==> flow/design.v (excerpt) <==
module distortion_correction #(
    parameter DATA_WIDTH = 16,
    parameter H_RES = 1280,
    parameter V_RES = 720
)(
    input clk,
    input rst_n,
    input [15:0] fx, fy,       
    input [15:0] cx, cy,       
    input [15:0] k1, k2, k3,   
    input valid_params,
    input [DATA_WIDTH-1:0] vin_data,
    input vin_de, vin_vs, vin_hs,
    input [9:0] pixel_x, pixel_y,
    output reg [DATA_WIDTH-1:0] vout_data,
    output reg vout_de, vout_vs, vout_hs,
    input [15:0] ram_rd_data,
    output reg [19:0] ram_rd_addr,
    output reg ram_rd_en
);
    localparam IDLE = 2'b00;
    localparam CALC = 2'b01;
    localparam WAIT = 2'b10;
    localparam OUT  = 2'b11;
    reg [1:0] state, next_state;
    reg signed [15:0] x_norm, y_norm;       
    reg signed [31:0] x2, y2, r2;           
    reg signed [31:0] r4, r6;               
    reg signed [31:0] distortion_factor;    
    reg signed [15:0] x_distorted, y_distorted;   
    reg [9:0] corrected_x, corrected_y;     
    reg [9:0] px_d1, py_d1, px_d2, py_d2;
    reg de_d1, vs_d1, hs_d1;
    reg de_d2, vs_d2, hs_d2;
    reg de_d3, vs_d3, hs_d3;
    reg [2:0] calc_cnt;
    always @(posedge clk or negedge rst_n) begin
        if (!rst_n) begin
            state <= IDLE;
        end else begin
            state <= next_state;
        end
    end
    always @(*) begin
        case (state)
            IDLE: next_state = (vin_de && valid_params) ? CALC : IDLE;
            CALC: next_state = (calc_cnt == 3'd4) ? WAIT : CALC;
            WAIT: next_state = OUT;
            OUT:  next_state = IDLE;
            default: next_state = IDLE;
        endcase
    end
    always @(posedge clk or negedge rst_n) begin
        if (!rst_n) begin
            calc_cnt <= 0;
            x_norm <= 0; y_norm <= 0;
            x2 <= 0; y2 <= 0; r2 <= 0;
            r4 <= 0; r6 <= 0;
            distortion_factor <= 0;
            x_distorted <= 0; y_distorted <= 0;
            corrected_x <= 0; corrected_y <= 0;
        end else begin
            case (state)
                IDLE: begin
                    calc_cnt <= 0;
  ...
Size: roughly 310 flip-flops, about 210 I/O pins.
make LEC_CHECK=0 ABC_AREA=1 CAP_MARGIN=20 CELL_PAD_IN_SITES_DETAIL_PLACEMENT=2 CELL_PAD_IN_SITES_GLOBAL_PLACEMENT=1 CORE_ASPECT_RATIO=0.74 CORE_MARGIN=5 CORE_UTILIZATION=60 CTS_CLUSTER_SIZE=33 GPL_ROUTABILITY_DRIVEN=0 GPL_TIMING_DRIVEN=0 MAX_ROUTING_LAYER=met5 MIN_ROUTING_LAYER=met1 PLACE_DENSITY_LB_ADDON=0.15 SLEW_MARGIN=20 TNS_END_PERCENT=90 finish   # period 20.0 ns
run.sh (not shown) runs the stock make flow with config.mk's settings and CLKGATE_MAP_FILE=.
The starting point ended with an error in 3_5_place_dp.
Rerun with:
Settings changed: ABC_AREA 1 to not set, CELL_PAD_IN_SITES_DETAIL_PLACEMENT 2 to not set, CELL_PAD_IN_SITES_GLOBAL_PLACEMENT 1 to not set, CORE_ASPECT_RATIO 0.74 to not set, CORE_MARGIN 5 to 2, CORE_UTILIZATION 60 to 52, CTS_CLUSTER_SIZE 33 to not set, GPL_ROUTABILITY_DRIVEN 0 to not set, GPL_TIMING_DRIVEN 0 to not set, MAX_ROUTING_LAYER met5 to not set, MIN_ROUTING_LAYER met1 to not set, PLACE_DENSITY_LB_ADDON 0.15 to not set, TNS_END_PERCENT 90 to not set.
Clock period 20.0 ns to 11.4 ns, I/O delays scaled along.
What happened: With this change the flow produced a layout that fails on setup timing; die area increases by a little under a tenth; area after synthesis drops by a few percent; synthesized cell count fell by about a fifth.
Rerun with:
Settings changed: CORE_UTILIZATION 52 to 40.
Clock period 11.4 ns to 16.9 ns, I/O delays scaled along.
Now the flow completed without violations; clock skew goes down by 40 ps; routed wire length goes down by 3.8%; hold slack gets better by 12 ps; sequential share of layout area goes up by 0.22 points; setup slack gets better by 3800 ps.
Rerun with:
Settings changed: ABC_AREA set to 1, CORE_UTILIZATION 40 to 70, CTS_CLUSTER_DIAMETER set to 223.
Clock period 16.9 ns to 10.5 ns, I/O delays scaled along.
Result: The changed run finished but failed the layout checks on setup timing; register-to-register slack degrades by 2700 ps; synthesized area goes up by 3.9%; final area rises by 7.1%; die size drops by 40%; worst setup slack is worse by 2700 ps; clock-buffer cell count falls by 10.

Setup of JK:
Starting RTL as in the previous note.
// distortion_correction
module distortion_correction #(
    parameter DATA_WIDTH = 16,
    parameter H_RES = 1280,
    parameter V_RES = 720
)(
    input clk,
    input rst_n,
    input [15:0] fx, fy,       
    input [15:0] cx, cy,       
    input [15:0] k1, k2, k3,   
    input valid_params,
    input [DATA_WIDTH-1:0] vin_data,
    input vin_de, vin_vs, vin_hs,
    input [9:0] pixel_x, pixel_y,
    output reg [DATA_WIDTH-1:0] vout_data,
    output reg vout_de, vout_vs, vout_hs,
    input [15:0] ram_rd_data,
    output reg [19:0] ram_rd_addr,
    output reg ram_rd_en
);
make LEC_CHECK=0 CAP_MARGIN=0 CELL_PAD_IN_SITES_DETAIL_PLACEMENT=0 CORE_MARGIN=2 CORE_UTILIZATION=65 CTS_CLUSTER_DIAMETER=80 CTS_CLUSTER_SIZE=56 GPL_TIMING_DRIVEN=1 HOLD_SLACK_MARGIN=0.11 PLACE_DENSITY_LB_ADDON=0.03 SETUP_SLACK_MARGIN=3.1 SLEW_MARGIN=20 TNS_END_PERCENT=10 finish   # period 12.2 ns
JK finished all stages; layout check result: FAIL, due to setup timing.
Here is what was changed in the inputs of MS compared with JK.
==> flow/config.mk <==
export PLATFORM = sky130hd
export DESIGN_NAME = distortion_correction
export DESIGN_NICKNAME = distortion_correction
export VERILOG_FILES = /design/flow/design.v
export SDC_FILE = /design/flow/constraint.sdc
export NUM_CORES = 4
export LEC_CHECK = 0
export CAP_MARGIN = 0
export CORE_MARGIN = 2
export CORE_UTILIZATION = 40
export CTS_CLUSTER_DIAMETER = 62
export CTS_CLUSTER_SIZE = 10
export SLEW_MARGIN = 20
==> flow/constraint.sdc <==
create_clock -name core_clock -period 20.0 [get_ports {clk}]
set_input_delay 4.0000 -clock core_clock [delete_from_list [all_inputs] [get_ports {clk}]]
set_output_delay 4.0000 -clock core_clock [all_outputs]
set_load 0.01 [all_outputs]
==> comparison <==
On area used by sequential logic in the layout, JK tracks MS almost exactly. Looking at wire length reported by the detailed router across both flows, MS is the stronger of the two, with JK trailing. Changes observed in MS relative to JK: highest clock rate decreased by 14% relative to the old numbers. Having completed the whole flow, MS delivered a layout that passed the timing, design-rule and antenna checks.
#### Input delta (AL over MS)
-- flow/config.mk --
<<< MS, line 8
export CAP_MARGIN = 0
>>> AL, line 8
export ABC_AREA = 1
export CAP_MARGIN = 15
<<< MS, line 10
export CORE_UTILIZATION = 40
export CTS_CLUSTER_DIAMETER = 62
export CTS_CLUSTER_SIZE = 10
>>> AL, line 11
export CORE_UTILIZATION = 72
export CTS_CLUSTER_DIAMETER = 223
export SETUP_SLACK_MARGIN = 2.79
==> flow/constraint.sdc <==
create_clock -name core_clock -period 10.5 [get_ports {clk}]
set_input_delay 2.1000 -clock core_clock [delete_from_list [all_inputs] [get_ports {clk}]]
set_output_delay 2.1000 -clock core_clock [all_outputs]
set_load 0.01 [all_outputs]
==> results <==
AL does worse than MS on total non-filler cell area in the finished layout. Delta (AL minus MS): relative area of clock buffers and inverters in the final design level, top achievable clock speed now larger. MS has lower non-clock buffer area fraction after layout than AL. Max area overhead of the layout relative to synthesis across AL and MS: AL. In AL the implementation completed, yet the final layout does not meet the checks, the culprit being setup timing. Changes observed in AL relative to MS: sequential cell count now sits at about the same level, core area now sits lower.
#### Input delta (TR over AL)
-- flow/config.mk --
<<< AL, line 8
export ABC_AREA = 1
export CAP_MARGIN = 15
>>> TR, line 8
export CAP_MARGIN = 20
<<< AL, line 11
export CORE_UTILIZATION = 72
export CTS_CLUSTER_DIAMETER = 223
export SETUP_SLACK_MARGIN = 2.79
>>> TR, line 10
export CORE_UTILIZATION = 36
==> flow/constraint.sdc <==
create_clock -name core_clock -period 16.9 [get_ports {clk}]
set_input_delay 3.3800 -clock core_clock [delete_from_list [all_inputs] [get_ports {clk}]]
set_output_delay 3.3800 -clock core_clock [all_outputs]
set_load 0.01 [all_outputs]
==> results <==
- TR finished all stages; the layout is clean.
- Compared to AL, TR has fill cell instance count of the final layout 18900 higher.
- Of AL and TR, AL shows the higher average via count per standard cell, with TR below it.
- AL has lower critical path depth than TR.
- Number of antenna violations at the first check in global routing was higher in the run labelled TR.
- Delta (TR minus AL): wire length after detailed routing fell about 20%; global placement routability congestion has decreased; proportion of cell area spent on the clock network roughly the same; maximum number of pins on one net before global-route repair fell by 23; area after synthesis shrank by about 3.8%.
Changes in PW relative to TR:
-- flow/config.mk --
<<< TR, line 8
export CAP_MARGIN = 20
>>> PW, line 8
export ABC_AREA = 1
export CAP_MARGIN = 15
<<< TR, line 10
export CORE_UTILIZATION = 36
>>> PW, line 11
export CORE_UTILIZATION = 72
export CTS_CLUSTER_DIAMETER = 223
export HOLD_SLACK_MARGIN = 0.08
export SETUP_SLACK_MARGIN = -0.51
==> flow/constraint.sdc <==
create_clock -name core_clock -period 9.41 [get_ports {clk}]
set_input_delay 1.8820 -clock core_clock [delete_from_list [all_inputs] [get_ports {clk}]]
set_output_delay 1.8820 -clock core_clock [all_outputs]
set_load 0.01 [all_outputs]
==> results <==
- Status | PW and TR | clean except PW
- Comparing sequential portion of the cell area for PW and TR, the smaller number came from PW.
- Compared to TR, PW was floorplanned on a smaller die.
- PW vs TR — sequential share of the synthesized area dropped 0.29 points.
- Against TR, number of multi-input combinational cells in PW rose by more than 10%.
- Setup WNS TR -> PW: worse
- Going from TR to PW, the final cell count was found to have gone up by about 5.6%.
- Global routing usage summed across all routing layers ended up 26 points higher on PW than on TR.
- In PW, the portion of the clock cycle consumed by the worst path in the final layout came out 35 points above the value in TR.

The RTL this note starts from:
==> flow/design.v <==
module distortion_correction #(
    parameter DATA_WIDTH = 16,
    parameter H_RES = 1280,
    parameter V_RES = 720
)(
    input clk,
    input rst_n,
    input [15:0] fx, fy,       
    input [15:0] cx, cy,       
    input [15:0] k1, k2, k3,   
    input valid_params,
    input [DATA_WIDTH-1:0] vin_data,
    input vin_de, vin_vs, vin_hs,
    input [9:0] pixel_x, pixel_y,
    output reg [DATA_WIDTH-1:0] vout_data,
    output reg vout_de, vout_vs, vout_hs,
    input [15:0] ram_rd_data,
    output reg [19:0] ram_rd_addr,
    output reg ram_rd_en
);
    localparam IDLE = 2'b00;
    localparam CALC = 2'b01;
    localparam WAIT = 2'b10;
    localparam OUT  = 2'b11;
    reg [1:0] state, next_state;
    reg signed [15:0] x_norm, y_norm;       
    reg signed [31:0] x2, y2, r2;           
    reg signed [31:0] r4, r6;               
    reg signed [31:0] distortion_factor;    
    reg signed [15:0] x_distorted, y_distorted;   
    reg [9:0] corrected_x, corrected_y;     
    reg [9:0] px_d1, py_d1, px_d2, py_d2;
    reg de_d1, vs_d1, hs_d1;
    reg de_d2, vs_d2, hs_d2;
    reg de_d3, vs_d3, hs_d3;
    reg [2:0] calc_cnt;
    always @(posedge clk or negedge rst_n) begin
        if (!rst_n) begin
            state <= IDLE;
        end else begin
            state <= next_state;
        end
    end
    always @(*) begin
        case (state)
            IDLE: next_state = (vin_de && valid_params) ? CALC : IDLE;
            CALC: next_state = (calc_cnt == 3'd4) ? WAIT : CALC;
            WAIT: next_state = OUT;
            OUT:  next_state = IDLE;
            default: next_state = IDLE;
        endcase
    end
    always @(posedge clk or negedge rst_n) begin
        if (!rst_n) begin
            calc_cnt <= 0;
            x_norm <= 0; y_norm <= 0;
            x2 <= 0; y2 <= 0; r2 <= 0;
            r4 <= 0; r6 <= 0;
            distortion_factor <= 0;
            x_distorted <= 0; y_distorted <= 0;
            corrected_x <= 0; corrected_y <= 0;
        end else begin
            case (state)
                IDLE: begin
                    calc_cnt <= 0;
                    if (vin_de && valid_params) begin
                        x_norm <= (pixel_x - cx);
                        y_norm <= (pixel_y - cy);
                    end
                end
                CALC: begin
                    calc_cnt <= calc_cnt + 1;
                    case (calc_cnt)
                        3'd0: begin
                            x2 <= x_norm * x_norm;
                            y2 <= y_norm * y_norm;
                        end
                        3'd1: begin
                            r2 <= x2 + y2;
                        end
                        3'd2: begin
                            r4 <= (r2 * r2) >> 16;   
                            r6 <= (r2 * r2 * r2) >> 24;
                        end
                        3'd3: begin
                            distortion_factor <= 32'h10000 + 
                                               ((k1 * r2) >> 8) + 
                                               ((k2 * r4) >> 8) + 
                                               ((k3 * r6) >> 8);
                        end
                        3'd4: begin
                            x_distorted <= (x_norm * distortion_factor) >> 16;
                            y_distorted <= (y_norm * distortion_factor) >> 16;
                        end
                    endcase
                end
                WAIT: begin
                    corrected_x <= cx + x_distorted;
                    corrected_y <= cy + y_distorted;
                end
                default: begin
                    calc_cnt <= 0;
                end
            endcase
        end
    end
    wire in_bounds = (corrected_x < H_RES) && (corrected_y < V_RES) && 
                    (corrected_x >= 0) && (corrected_y >= 0);
    always @(posedge clk or negedge rst_n) begin
        if (!rst_n) begin
            px_d1 <= 0; py_d1 <= 0; px_d2 <= 0; py_d2 <= 0;
            de_d1 <= 0; vs_d1 <= 0; hs_d1 <= 0;
            de_d2 <= 0; vs_d2 <= 0; hs_d2 <= 0;
            de_d3 <= 0; vs_d3 <= 0; hs_d3 <= 0;
            ram_rd_addr <= 0;
            ram_rd_en <= 0;
            vout_data <= 0;
            vout_de <= 0; vout_vs <= 0; vout_hs <= 0;
        end else begin
            px_d1 <= pixel_x; py_d1 <= pixel_y;
            px_d2 <= px_d1;   py_d2 <= py_d1;
            de_d1 <= vin_de; vs_d1 <= vin_vs; hs_d1 <= vin_hs;
            de_d2 <= de_d1;  vs_d2 <= vs_d1;  hs_d2 <= hs_d1;
            de_d3 <= de_d2;  vs_d3 <= vs_d2;  hs_d3 <= hs_d2;
            if (state == OUT) begin
                if (valid_params && de_d3 && in_bounds) begin
                    ram_rd_addr <= corrected_y * H_RES + corrected_x;
                    ram_rd_en <= 1'b1;
                end else begin
                    ram_rd_addr <= py_d2 * H_RES + px_d2;
                    ram_rd_en <= de_d3;
                end
            end else begin
                ram_rd_en <= 1'b0;
            end
            vout_data <= ram_rd_data;
            vout_de <= de_d3;
            vout_vs <= vs_d3;
            vout_hs <= hs_d3;
        end
    end
endmodule
export LEC_CHECK = 0
export ABC_AREA = 1
export CAP_MARGIN = 35
export CORE_MARGIN = 2
export CORE_UTILIZATION = 72
export CTS_CLUSTER_DIAMETER = 206
export CTS_CLUSTER_SIZE = 15
export HOLD_SLACK_MARGIN = 0.28
export PLACE_DENSITY_LB_ADDON = 0.01
export SETUP_SLACK_MARGIN = -0.56
export SLEW_MARGIN = 20
create_clock -name core_clock -period 9.9 [get_ports {clk}]
The baseline finished but failed the layout checks on setup timing.
Next try:
ABC_AREA = not set   (was 1)
CAP_MARGIN = 20   (was 35)
CORE_UTILIZATION = 40   (was 72)
CTS_CLUSTER_DIAMETER = not set   (was 206)
CTS_CLUSTER_SIZE = not set   (was 15)
HOLD_SLACK_MARGIN = not set   (was 0.28)
PLACE_DENSITY_LB_ADDON = not set   (was 0.01)
SETUP_SLACK_MARGIN = 4.79   (was -0.56)
clock period = 16.9 ns   (was 9.9 ns; I/O delays follow)
Effect: Now the flow ran to the end with no violations; final cell count is lower by a little under a tenth; global-route usage is lower by 23 points; via count is lower by about a fifth; final area is lower by a few percent; non-clock buffer count is lower by 660; die size is higher by well over a third; area after synthesis is lower by a few percent; wire length is lower by about a fifth; clock-buffer cell count is higher by 9.
Next try:
ABC_AREA = 1   (was not set)
CORE_UTILIZATION = 72   (was 40)
HOLD_SLACK_MARGIN = -0.08   (was not set)
SETUP_SLACK_MARGIN = not set   (was 4.79)
clock period = 9.91 ns   (was 16.9 ns; I/O delays follow)
=> The changed run finished but fails on setup timing. Synthesized area went up by a few percent. Count of clock-buffer cells in the layout is unchanged. Hold slack barely changes.
Next try:
CTS_CLUSTER_DIAMETER = 347   (was not set)
CTS_CLUSTER_SIZE = 10   (was not set)
HOLD_SLACK_MARGIN = -0.04   (was -0.08)
SETUP_SLACK_MARGIN = 2.33   (was not set)
TNS_END_PERCENT = 10   (was not set)
clock period = 9.6 ns   (was 9.91 ns; I/O delays follow)
Effect: The new run finished but fails on setup timing; flip-flop count does not change; design area grows by about 0.8%; wire length came out higher by 1.4%; via count is about the same.
